Setup of delta:
## mac_array
module mac_array #(
    parameter NUM_CHANNELS = 4,
    parameter DATA_WIDTH = 8,
    parameter ACCUM_WIDTH = 32,
    parameter OUTPUT_WIDTH = 16
)(
    input  clk,
    input  rst_n,
    input  [NUM_CHANNELS-1:0] enable,
    input  [NUM_CHANNELS-1:0] clear_acc,
    input  [DATA_WIDTH*NUM_CHANNELS-1:0] input_data,
    input  [DATA_WIDTH*NUM_CHANNELS-1:0] weight,
    output [OUTPUT_WIDTH*NUM_CHANNELS-1:0] mac_out,
    output [OUTPUT_WIDTH*NUM_CHANNELS-1:0] activated_out,
    output [NUM_CHANNELS-1:0] valid,
    output [NUM_CHANNELS-1:0] overflow
);
Size in the first run: about 2,500 cells after synthesis, about 140 flip-flops, about 210 I/O pins, about 21,000 sq um of cells after synthesis.
export LEC_CHECK = 0
export CAP_MARGIN = 20
export CORE_MARGIN = 2
export CORE_UTILIZATION = 72
export CTS_CLUSTER_SIZE = 45
export HOLD_SLACK_MARGIN = -0.09
export MAX_ROUTING_LAYER = met4
export PLACE_DENSITY = 0.66
export SLEW_MARGIN = 20
export TNS_END_PERCENT = 5
create_clock -name core_clock -period 7.55 [get_ports {clk}]
run.sh (not shown) runs the stock make flow with config.mk's settings and CLKGATE_MAP_FILE=.
For delta, the flow was terminated by a tool error in 5_1_grt and produced no final design.
> inputs changed (delta -> umber)
Settings: a deleted CTS_CLUSTER_SIZE that had been 45; a deleted TNS_END_PERCENT that had been 5; a deleted PLACE_DENSITY that had been 0.66; a deleted MAX_ROUTING_LAYER that had been met4; a deleted HOLD_SLACK_MARGIN that had been -0.09; a change of CORE_UTILIZATION from 72 to 14; a change of the clock period (ns, I/O delays scaled along) from 7.55 to 9.93.
--- outcome ---
Both conditions hold for umber: the flow ran to the end and the final layout passed the timing, DRC and antenna checks. Diff delta -> umber: standard-cell row count went up; overall die area moved up; die span in x now sits higher; number of setup buffers added after CTS now sits lower.
[inputs] yarrow vs umber
Settings: an added TNS_END_PERCENT of 5; a change of CORE_UTILIZATION from 14 to 58; a change of the clock period (ns, I/O delays scaled along) from 9.93 to 6.31.
Results
umber was carried through to the last stage, and its layout satisfied the timing, DRC and antenna checks. Nothing crashed in yarrow and all stages finished; the problem is that the final layout failed, the offending checks being setup timing. From umber to yarrow the numbers moved as follows: final-stage net count increased by 362 relative to the old numbers; worst supply voltage drop on vdd saw an increase; number of logic stages on the critical path including buffering down 1; cell area after layout climbed about 12%; arrival time at the worst endpoint -1.88 ns. In the reports for yarrow and umber, the larger first-pass GRT wire length belongs to umber. Going from umber to yarrow, data required time at the worst endpoint dropped 3.65 ns; maximum number of pins on one net before global-route repair shrank by about 1.2%. yarrow against umber: non-clock buffer count has increased; maximum fanout along the worst path has decreased.

---

== run 1 ==
mac_array again, from the RTL that the note above started with.
export LEC_CHECK = 0
export CAP_MARGIN = 20
export CORE_MARGIN = 2
export CORE_UTILIZATION = 71
export CTS_CLUSTER_DIAMETER = 131
export CTS_CLUSTER_SIZE = 24
export HOLD_SLACK_MARGIN = 0.3
export SETUP_SLACK_MARGIN = 1.18
export SLEW_MARGIN = 20
export TNS_END_PERCENT = 60
create_clock -name core_clock -period 8.06 [get_ports {clk}]
Run 1 got as far as global routing, where a tool error ended the run.
Input-level comparison between run 2 and run 1:
Settings: CORE_UTILIZATION: 71 -> 58; CTS_CLUSTER_DIAMETER: 131 -> unset; SETUP_SLACK_MARGIN: 1.18 -> unset; CTS_CLUSTER_SIZE: 24 -> unset; TNS_END_PERCENT: 60 -> unset; HOLD_SLACK_MARGIN: 0.3 -> unset; the clock period (ns, I/O delays scaled along): 8.06 -> 5.59.
Results
Run 2 had finished all stages when the layout checks came back failing, citing negative setup slack.
Re gate count of the mapped netlist: no difference whatsoever between run 1 and run 2.
NOTE: sum of net half-perimeters after detailed placement in run 2 exceeds that of run 1
Compared with run 1, in run 2 worst setup slack before clock tree synthesis decreased 1950 ps, simple-gate share of the synthesized area shows no meaningful change, core outline area increased by about 23% relative to the old numbers, placer congestion estimate dropped 0.032.
Between run 1 and run 2, the flow reports vertical die size increasing by more than 10%.
Going from run 1 to run 2, die area grew by more than 10%.
In the tables for run 2 and run 1, site row count reads higher with run 2.
The inputs of run 3 differ from those of run 2 as listed below.
Settings: changing CORE_UTILIZATION from 58 to 66; setting TNS_END_PERCENT to 5 for the first time; setting CTS_CLUSTER_SIZE to 45 for the first time.
[summary]
- Complete run, failing final checks: run 3, reason negative setup slack.
- Run 3 vs run 2 — core region area dropped by more than 10%
- Lower final critical-path required period goes to run 2 over run 3.
- Higher tally of non-filler cells in the final layout goes to run 2 over run 3.
Changes in run 4 relative to run 3:
Settings: CORE_UTILIZATION now 40, was 66; CTS_CLUSTER_SIZE no longer set, was 45; TNS_END_PERCENT no longer set, was 5; the clock period (ns, I/O delays scaled along) now 8.31, was 5.59.
Notes after the runs:
Required time of the worst setup path, run 3 and run 4: higher on run 4. Clock transition at the registers of the reported paths: run 3 vs run 4, no meaningful difference. Final-stage net count (higher): run 3. Sort run 3 and run 4 by total detailed-routing wirelength asc -> top: run 4. Cmp run 3 and run 4 / number of well-tap cells placed / higher: run 4. Run 4 | status: complete | timing, DRC, antenna: pass. Summary — minimum setup slack in the final design, run 4 relative to run 3: higher, by 2430 ps. Summary: with run 3 as the reference, non-clock buffer count in run 4 moved down by more than a quarter. Row initial core utilization: run 4 lower / run 3 higher. Sort run 3 and run 4 by share of the core filled with cells desc -> top: run 3. When the final numbers for run 3 and run 4 were put side by side, the sequential share of layout area turned out to be smaller in run 3. Run 4 has area overhead of the layout relative to synthesis below what run 3 had.
--- input diff run 4..run 5 ---
Settings: a change of CORE_UTILIZATION from 40 to 59; a change of the clock period (ns, I/O delays scaled along) from 8.31 to 5.59.
==> results <==
- The flow completed for run 5, but it is not clean: the layout still shows negative setup slack.
- Diff run 4 -> run 5: met3 track demand over resource in global routing now larger; clock-buffer cell count now smaller; total met3 wirelength after detailed routing now larger; logic gate share of total power now larger.
Edits applied to the flow inputs when going from run 5 to run 6:
Settings: CORE_UTILIZATION changed from 59 to 40; the clock period (ns, I/O delays scaled along) changed from 5.59 to 8.5.
--- outcome ---
Run 6 completed end to end with timing, DRC and antenna clean. Run 5: all stages done; final checks FAILED (negative setup slack). Run 6 has more setup slack than run 5. Diff run 5 -> run 6: design area has decreased, global-route usage over all layers has decreased. The final reports for run 6 and run 5 show sequential group share of total power higher in the former. Looking at post-route clock period utilization, run 6 sits below run 5. met2 track utilization from global routing in run 6 is 25 points below run 5. Run 5 -> run 6: clock skew flat.
Power figures rest on the tool's default switching activity, not on a simulated workload.
